exp/willow:
## alu
module alu #(parameter DATA_WIDTH = 32, OP = 3)
(
    input wire start,
    input wire clk,
    input wire reset_n,
    input wire [DATA_WIDTH - 1 : 0] A,
    input wire [DATA_WIDTH - 1 : 0] B,
    input wire [OP - 1 : 0] op,
    output reg [DATA_WIDTH - 1 : 0] result,
    output reg done
);
  localparam AND = 3'b000;   
  localparam OR  = 3'b001;   
  localparam ADD = 3'b010;   
  localparam NOP = 3'b011;   
  localparam SUB = 3'b100;   
  localparam MUL = 3'b101;   
  localparam SLT = 3'b110;   
  reg done_reg;
  reg [DATA_WIDTH - 1 : 0] result_reg;
  always @(posedge clk or negedge reset_n) begin
    if (!reset_n) begin
      result_reg <= 32'h00000000;
    end
    else begin
      if(start) begin
        case (op)
          AND: result_reg <=  A & B;
          OR : result_reg <=  A | B;
          ADD: result_reg <=  A + B;
          SUB: result_reg <=  A - B;
          MUL: result_reg <=  A * B;
          SLT: result_reg <= (A < B) ? 32'b1 : 32'b0;
          default: result_reg <= 32'h00000000;
        endcase
      end
    end
  end
  always @(posedge clk or negedge reset_n) begin
    if(!reset_n) begin
      done_reg <= 1'b0;
    end
    else begin
      if(start && (op != NOP)) begin
        done_reg <= 1'b1;
      end
      else begin
        done_reg <= 1'b0;
      end
    end
  end
  always @(posedge clk or negedge reset_n) begin
    if (!reset_n) begin
      done <= 1'b0;
    end
    else begin
      done <= done_reg;
    end
  end
  always @(posedge clk or negedge reset_n) begin
    if (!reset_n) begin
      result <= 32'h00000000;
    end
    else begin
      result <= result_reg;
    end
  end
endmodule
Size: roughly 3400 cells after synthesis, about 66 flip-flops, about 100 I/O pins, roughly 24000 um^2 of cells after synthesis.
make LEC_CHECK=0 ABC_AREA=1 CAP_MARGIN=20 CORE_MARGIN=2 CORE_UTILIZATION=40 CTS_CLUSTER_DIAMETER=378 CTS_CLUSTER_SIZE=25 MAX_ROUTING_LAYER=met4 SLEW_MARGIN=20 finish   # period 9.5 ns
run.sh (not shown) runs the stock make flow with config.mk's settings and CLKGATE_MAP_FILE=.
Modified inputs, exp/garnet compared to exp/willow
Settings: putting CELL_PAD_IN_SITES_DETAIL_PLACEMENT at 2 where nothing was set; putting MIN_ROUTING_LAYER at met2 where nothing was set; putting GPL_ROUTABILITY_DRIVEN at 0 where nothing was set; putting TNS_END_PERCENT at 85 where nothing was set; swapping 2 for 4 in CORE_MARGIN; swapping 25 for 42 in CTS_CLUSTER_SIZE; putting CORE_ASPECT_RATIO at 0.53 where nothing was set; swapping 20 for 40 in SLEW_MARGIN; clearing MAX_ROUTING_LAYER, which used to be met4; putting CELL_PAD_IN_SITES_GLOBAL_PLACEMENT at 1 where nothing was set; clearing CTS_CLUSTER_DIAMETER, which used to be 378; putting SETUP_SLACK_MARGIN at 0.27 where nothing was set; putting PLACE_DENSITY at 0.73 where nothing was set.
Findings:
exp/garnet against exp/willow: worst-case clock buffer depth barely changed, post-placement cell area barely changed. exp/willow and exp/garnet ended up with roughly the same floorplan-stage core utilization. exp/garnet: GRT-0116 in global routing -> run aborted. From exp/willow to exp/garnet the numbers moved as follows: area of the chip went up by 2200 um^2; count of instances resized after the clock tree is built shows an increase of 81; half-perimeter wire length after placement went up about 60%.
Changes in exp/tundra relative to exp/garnet:
Settings: ABC_AREA: 1 -> unset; MIN_ROUTING_LAYER: met2 -> unset; CORE_MARGIN: 4 -> 2; CELL_PAD_IN_SITES_GLOBAL_PLACEMENT: 1 -> unset; PLACE_DENSITY: 0.73 -> unset; CORE_ASPECT_RATIO: 0.53 -> unset; CTS_CLUSTER_SIZE: 42 -> unset; TNS_END_PERCENT: 85 -> unset; SLEW_MARGIN: 40 -> 20; SETUP_SLACK_MARGIN: 0.27 -> -0.04; CELL_PAD_IN_SITES_DETAIL_PLACEMENT: 2 -> unset.
[summary]
Diff exp/garnet -> exp/tundra: area fraction in compound gates rose by 4.1 points, count of standard-cell rows climbed 31%, distinct cell type count after synthesis rose by 29.
Diff exp/garnet..exp/tundra | number of primary I/O pins | unchanged
Looking at the reports, exp/tundra completed the entire flow and the layout it produced met the timing, design-rule and antenna checks.
The cell count after synthesis reported for exp/tundra is smaller than that of exp/garnet by 792.
exp/tundra: number of gates given a new drive strength after cts 81 below exp/garnet
Row area reported by Yosys stat: exp/tundra lower / exp/garnet higher
Xor-xnor portion of the synthesized cell area, exp/garnet and exp/tundra: higher on exp/tundra
Per the comparison of exp/tundra with exp/garnet, placed instance area went down; initial core utilization went up.


The RTL this note starts from:
==> flow/design.v <==
module alu #(parameter DATA_WIDTH = 32, OP = 3)
(
    input wire start,
    input wire clk,
    input wire reset_n,
    input wire [DATA_WIDTH - 1 : 0] A,
    input wire [DATA_WIDTH - 1 : 0] B,
    input wire [OP - 1 : 0] op,
    output reg [DATA_WIDTH - 1 : 0] result,
    output reg done
);
  localparam AND = 3'b000;   
  localparam OR  = 3'b001;   
  localparam ADD = 3'b010;   
  localparam NOP = 3'b011;   
  localparam SUB = 3'b100;   
  localparam MUL = 3'b101;   
  localparam SLT = 3'b110;   
  reg done_reg;
  reg [DATA_WIDTH - 1 : 0] result_reg;
  always @(posedge clk or negedge reset_n) begin
    if (!reset_n) begin
      result_reg <= 32'h00000000;
    end
    else begin
      if(start) begin
        case (op)
          AND: result_reg <=  A & B;
          OR : result_reg <=  A | B;
          ADD: result_reg <=  A + B;
          SUB: result_reg <=  A - B;
          MUL: result_reg <=  A * B;
          SLT: result_reg <= (A < B) ? 32'b1 : 32'b0;
          default: result_reg <= 32'h00000000;
        endcase
      end
    end
  end
  always @(posedge clk or negedge reset_n) begin
    if(!reset_n) begin
      done_reg <= 1'b0;
    end
    else begin
      if(start && (op != NOP)) begin
        done_reg <= 1'b1;
      end
      else begin
        done_reg <= 1'b0;
      end
    end
  end
  always @(posedge clk or negedge reset_n) begin
    if (!reset_n) begin
      done <= 1'b0;
    end
    else begin
      done <= done_reg;
    end
  end
  always @(posedge clk or negedge reset_n) begin
    if (!reset_n) begin
      result <= 32'h00000000;
    end
    else begin
      result <= result_reg;
    end
  end
endmodule
Settings: LEC_CHECK=0, ABC_AREA=0, CAP_MARGIN=20, CORE_ASPECT_RATIO=0.96, CORE_MARGIN=2, CORE_UTILIZATION=58, CTS_CLUSTER_SIZE=29, HOLD_SLACK_MARGIN=-0.02, PLACE_DENSITY=0.6, SETUP_SLACK_MARGIN=-0.48, SLEW_MARGIN=10; clock period 7.68 ns.
The starting point finished but fails on setup timing.
Then changed:
Settings changed: ABC_AREA 0 to unset, CORE_ASPECT_RATIO 0.96 to unset, CORE_UTILIZATION 58 to 64, CTS_CLUSTER_SIZE 29 to unset, HOLD_SLACK_MARGIN -0.02 to unset, PLACE_DENSITY 0.6 to unset, SETUP_SLACK_MARGIN -0.48 to unset, SLEW_MARGIN 10 to 20.
Clock period 7.68 ns to 9.23 ns, I/O delays scaled along.
Outcome:
- The changed run completed without violations
- routed wire length is lower by 1.3%
- count of clock-buffer cells in the layout grows by 1
- first-iteration DRC count increases by 10%
- sequential share of layout area increases by 0.46 points
- final area shrinks by 7.0%
- final cell count fell by 5.1%
- via count goes down by 0.42%
Then changed:
Settings changed: CORE_UTILIZATION 64 to 58, TNS_END_PERCENT set to 5.
Clock period 9.23 ns to 7.72 ns, I/O delays scaled along.
Result: The changed run reached the layout checks and failed them: setup timing. First-iteration DRC count falls by 15%. Clock skew stays flat. Global-route usage drops by 4.1 points. Synthesized area is unchanged. Routed wire length climbs by 0.35%.
Then changed:
Settings changed: CORE_UTILIZATION 58 to 70, CTS_CLUSTER_DIAMETER set to 363, CTS_CLUSTER_SIZE set to 37.
Outcome: The new run aborted during 5_1_grt. Die size is lower by 17%. Synthesized cell count is unchanged. Synthesized area is unchanged.


build 72:
Starts from the design.v that is shown in full above.
clock: 9.5 ns
lec_check: 0
abc_area: 1
cap_margin: 20
cell_pad_in_sites_detail_placement: 2
cell_pad_in_sites_global_placement: 3
core_margin: 4
core_utilization: 40
cts_cluster_size: 42
gpl_routability_driven: 0
min_routing_layer: met2
setup_slack_margin: -0.04
slew_margin: 40
tns_end_percent: 55
> inputs changed (build 72 -> build 14)
- CTS_CLUSTER_SIZE: 42 -> 99
- MAX_ROUTING_LAYER: unset -> met4
- MIN_ROUTING_LAYER: met2 -> unset
- CTS_CLUSTER_DIAMETER: unset -> 378
- TNS_END_PERCENT: 55 -> 40
- CELL_PAD_IN_SITES_GLOBAL_PLACEMENT: 3 -> unset
- SETUP_SLACK_MARGIN: -0.04 -> unset
- CELL_PAD_IN_SITES_DETAIL_PLACEMENT: 2 -> unset
- SLEW_MARGIN: 40 -> 20
- CORE_UTILIZATION: 40 -> 46
- GPL_ROUTABILITY_DRIVEN: 0 -> unset
- CORE_MARGIN: 4 -> 2
## What came out
- Comparing build 14 and build 72, number of global-route vias before repair is lower on build 14.
- Routed length on met3 was lower in the run labelled build 14.
- Build 72 → build 14: post-route clock period utilization went down 1.5 points, sum of met2 wire segment lengths after detailed routing shrank by 25%, number of tapcells fell about 12%, post-place setup slack increased by 0.28 ns relative to the old numbers, height of the chip dropped 21 µm.
- In build 14, the non-clock buffer total of the final layout came out 9 below the value in build 72.
- Row first-pass GRT wire length: build 14 lower / build 72 higher
Modified inputs, build 90 compared to build 14
- SETUP_SLACK_MARGIN now -0.04, previously not set
- ABC_AREA no longer set, was 1
- CTS_CLUSTER_SIZE no longer set, was 99
- CTS_CLUSTER_DIAMETER no longer set, was 378
- GPL_ROUTABILITY_DRIVEN now 0, previously not set
- CELL_PAD_IN_SITES_DETAIL_PLACEMENT now 2, previously not set
- MAX_ROUTING_LAYER no longer set, was met4
- CORE_UTILIZATION now 40, was 46
- TNS_END_PERCENT no longer set, was 40
[summary]
The log for build 90 ends in global routing with error GRT-0116, so the run never completed.
Cell count after placement ends up higher on build 14.
Synthesized cell count is lower on build 90
From build 14 to build 90 the numbers moved as follows: total number of placement rows rose about 2.4%; sequential area share after synthesis moved up; number of setup buffers added after CTS saw an increase; count of instances resized after the clock tree is built rose 63.
Setup changes, build 90 to build 58
- MAX_ROUTING_LAYER newly set to met4
- TNS_END_PERCENT newly set to 10
- CTS_CLUSTER_DIAMETER newly set to 378
- GPL_ROUTABILITY_DRIVEN removed (was 0)
- CELL_PAD_IN_SITES_DETAIL_PLACEMENT removed (was 2)
- CTS_CLUSTER_SIZE newly set to 100
- ABC_AREA newly set to 1
- SETUP_SLACK_MARGIN removed (was -0.04)
- CORE_UTILIZATION changed from 40 to 70
--- outcome ---
Of the two candidates, build 90 has the worse half-perimeter wire length of the detailed placement result and build 58 the better one. Measured against build 90, the synthesized instance count of build 58 comes out at 1.3 times the reference value. Row synthesized area: build 58 higher / build 90 lower. Build 58 finished every stage and its layout cleared the timing, design-rule and antenna checks. The post-synthesis net count reported for build 58 is greater than that of build 90 by about 24%. The row count in build 90 is 1.3 times that in build 58.


// alu: RTL as listed in full above, without the edits since
clock: 9.23 ns
lec_check: 0
cap_margin: 20
core_margin: 2
core_utilization: 45
slew_margin: 20
The baseline ran to the end with no violations.
==> next run, changes <==
--- a/flow/config.mk
+++ b/flow/config.mk
@@ -8,4 +8,6 @@
 export CAP_MARGIN = 20
 export CORE_MARGIN = 2
-export CORE_UTILIZATION = 45
+export CORE_UTILIZATION = 63
+export CTS_CLUSTER_DIAMETER = 213
+export CTS_CLUSTER_SIZE = 98
 export SLEW_MARGIN = 20
==> flow/constraint.sdc (replaced) <==
create_clock -name core_clock -period 4.03 [get_ports {clk}]
set_input_delay 0.8060 -clock core_clock [delete_from_list [all_inputs] [get_ports {clk}]]
set_output_delay 0.8060 -clock core_clock [all_outputs]
set_load 0.01 [all_outputs]
Effect: Now the flow aborted during global routing (5_1_grt), error GRT-0116; area after synthesis is unchanged; synthesized cell count stays the same; die area fell by 28%.
==> next run, changes <==
--- a/flow/config.mk
+++ b/flow/config.mk
@@ -8,6 +8,6 @@
 export CAP_MARGIN = 20
 export CORE_MARGIN = 2
-export CORE_UTILIZATION = 63
-export CTS_CLUSTER_DIAMETER = 213
-export CTS_CLUSTER_SIZE = 98
+export CORE_UTILIZATION = 64
+export CTS_CLUSTER_SIZE = 35
 export SLEW_MARGIN = 20
+export TNS_END_PERCENT = 5
==> flow/constraint.sdc (replaced) <==
create_clock -name core_clock -period 7.78 [get_ports {clk}]
set_input_delay 1.5560 -clock core_clock [delete_from_list [all_inputs] [get_ports {clk}]]
set_output_delay 1.5560 -clock core_clock [all_outputs]
set_load 0.01 [all_outputs]
Now the flow finished but failed the layout checks on setup timing.
Die size came out lower slightly.
Synthesized area is unchanged.
Synthesized cell count is unchanged.
==> next run, changes <==
--- a/flow/config.mk
+++ b/flow/config.mk
@@ -8,6 +8,5 @@
 export CAP_MARGIN = 20
 export CORE_MARGIN = 2
-export CORE_UTILIZATION = 64
-export CTS_CLUSTER_SIZE = 35
+export CORE_UTILIZATION = 55
+export CTS_CLUSTER_SIZE = 98
 export SLEW_MARGIN = 20
-export TNS_END_PERCENT = 5
==> flow/constraint.sdc (replaced) <==
create_clock -name core_clock -period 4.49 [get_ports {clk}]
set_input_delay 0.8980 -clock core_clock [delete_from_list [all_inputs] [get_ports {clk}]]
set_output_delay 0.8980 -clock core_clock [all_outputs]
set_load 0.01 [all_outputs]
After rerunning:
- The changed run ran to the end with violations: setup timing
- clock skew goes up by 0.0053 ns
- cell area goes up by roughly a tenth
- sequential cell count stays the same
- global-route usage goes down by 2.7 points
- synthesized cell count does not change
- via count goes up by a little under a tenth
- area after synthesis is unchanged
- worst hold slack is about the same
- register-to-register slack degrades by 3.4 ns


// alu: RTL as listed in full above, without the edits since
make LEC_CHECK=0 ABC_AREA=0 CAP_MARGIN=20 CORE_ASPECT_RATIO=0.96 CORE_MARGIN=2 CORE_UTILIZATION=66 CTS_CLUSTER_DIAMETER=358 CTS_CLUSTER_SIZE=43 HOLD_SLACK_MARGIN=-0.02 PLACE_DENSITY=0.6 SETUP_SLACK_MARGIN=-0.48 SLEW_MARGIN=10 finish   # period 7.68 ns
The first run finished with negative setup slack left.
Edit:
ABC_AREA = not set   (was 0)
CORE_ASPECT_RATIO = not set   (was 0.96)
CORE_UTILIZATION = 45   (was 66)
CTS_CLUSTER_DIAMETER = not set   (was 358)
CTS_CLUSTER_SIZE = not set   (was 43)
HOLD_SLACK_MARGIN = not set   (was -0.02)
PLACE_DENSITY = not set   (was 0.6)
SETUP_SLACK_MARGIN = not set   (was -0.48)
SLEW_MARGIN = 20   (was 10)
clock period = 9.5 ns   (was 7.68 ns; I/O delays follow)
Outcome: The new run went through all stages and came out clean. Routed wire length decreases by 16%. Clock-buffer cell count increases by 2. Non-clock buffer count decreases by 183. Worst hold slack barely changes.
Edit:
ABC_AREA = 1   (was not set)
CORE_ASPECT_RATIO = 0.5   (was not set)
CORE_UTILIZATION = 32   (was 45)
CTS_CLUSTER_DIAMETER = 378   (was not set)
CTS_CLUSTER_SIZE = 98   (was not set)
MAX_ROUTING_LAYER = met4   (was not set)
The changed run completed with no timing, DRC or antenna violations.
Clock-buffer cell count drops by 3.
Register-to-register slack improves by 0.91 ns.
Non-clock buffer count falls by 64.
Setup slack is worse by 0.036 ns.


## pepper
// alu: RTL as listed in full above, without the edits since
export LEC_CHECK = 0
export CAP_MARGIN = 20
export CORE_MARGIN = 2
export CORE_UTILIZATION = 72
export CTS_CLUSTER_SIZE = 99
export SLEW_MARGIN = 20
create_clock -name core_clock -period 11.2 [get_ports {clk}]
pepper went all the way through the flow, and no timing, DRC or antenna check failed.
## Diff of input files: violet against pepper
-- flow/config.mk --
<<< pepper, line 9
export CORE_MARGIN = 2
export CORE_UTILIZATION = 72
export CTS_CLUSTER_SIZE = 99
export SLEW_MARGIN = 20
>>> violet, line 9
export CORE_MARGIN = 2
export CORE_UTILIZATION = 66
export SLEW_MARGIN = 20
==> flow/constraint.sdc <==
create_clock -name core_clock -period 7.78 [get_ports {clk}]
set_input_delay 1.5560 -clock core_clock [delete_from_list [all_inputs] [get_ports {clk}]]
set_output_delay 1.5560 -clock core_clock [all_outputs]
set_load 0.01 [all_outputs]
Notes after the runs:
pepper completed every stage of the flow, and the final layout passed the timing, design-rule and antenna checks.
Stage in which a tool error killed violet: 5_1_grt.
violet ends up with a placement-stage cell area that is about 10% higher than in pepper.
Cell count after placement | violet above pepper
Re final RePlAce weighted congestion: violet is about 1.2% down on pepper.
[compare] base=pepper new=violet: chip area in the Yosys report level; share of cell area taken by muxes after synthesis held; netlist area before placement did not really move.
Summary of violet over pepper: area of the core increased 0.0028 mm2; placed wire-length estimate increased by 7.6 mm relative to the old numbers; floorplan die area increased about 9%.
Relative to pepper, number of gates resized after cts increased by 545 in violet.
violet gives less starting utilization of the core area than pepper did.
#### Input delta (tundra over violet)
-- flow/config.mk --
<<< violet, line 9
export CORE_MARGIN = 2
export CORE_UTILIZATION = 66
export SLEW_MARGIN = 20
>>> tundra, line 9
export CORE_MARGIN = 2
export CORE_UTILIZATION = 72
export PLACE_DENSITY = 0.35
export SETUP_SLACK_MARGIN = 1.98
export SLEW_MARGIN = 20
==> flow/constraint.sdc <==
create_clock -name core_clock -period 6.65 [get_ports {clk}]
set_input_delay 1.3300 -clock core_clock [delete_from_list [all_inputs] [get_ports {clk}]]
set_output_delay 1.3300 -clock core_clock [all_outputs]
set_load 0.01 [all_outputs]
tundra did not finish: a tool error stopped it during 4_1_cts. Per the comparison of tundra with violet, xor/xnor cell area share of the yosys netlist has remained practically unchanged; die width has decreased; pre-CTS setup slack has decreased. Diff violet -> tundra: global placement routability congestion shows an increase of 0.051; area of the die shows a reduction of 8.2%.
Input-level comparison between juniper and tundra:
-- flow/config.mk --
<<< tundra, line 9
export CORE_MARGIN = 2
export CORE_UTILIZATION = 72
export PLACE_DENSITY = 0.35
export SETUP_SLACK_MARGIN = 1.98
export SLEW_MARGIN = 20
>>> juniper, line 9
export CORE_MARGIN = 2
export CORE_UTILIZATION = 63
export CTS_CLUSTER_SIZE = 79
export HOLD_SLACK_MARGIN = 0.3
export SLEW_MARGIN = 20
==> flow/constraint.sdc <==
create_clock -name core_clock -period 7.78 [get_ports {clk}]
set_input_delay 1.5560 -clock core_clock [delete_from_list [all_inputs] [get_ports {clk}]]
set_output_delay 1.5560 -clock core_clock [all_outputs]
set_load 0.01 [all_outputs]
Results
- Seen in the log of juniper: GRT-0232 during 5_1_grt, after which the run never completed.
- tundra did not finish; the tool stopped in 4_1_cts with error DPL-0033.
- Going from tundra to juniper, starting density of the core now smaller; placement-stage cell area now smaller; post-synthesis share of cell area spent on and, or, nand and nor gates comparable; cell count after placement now larger.
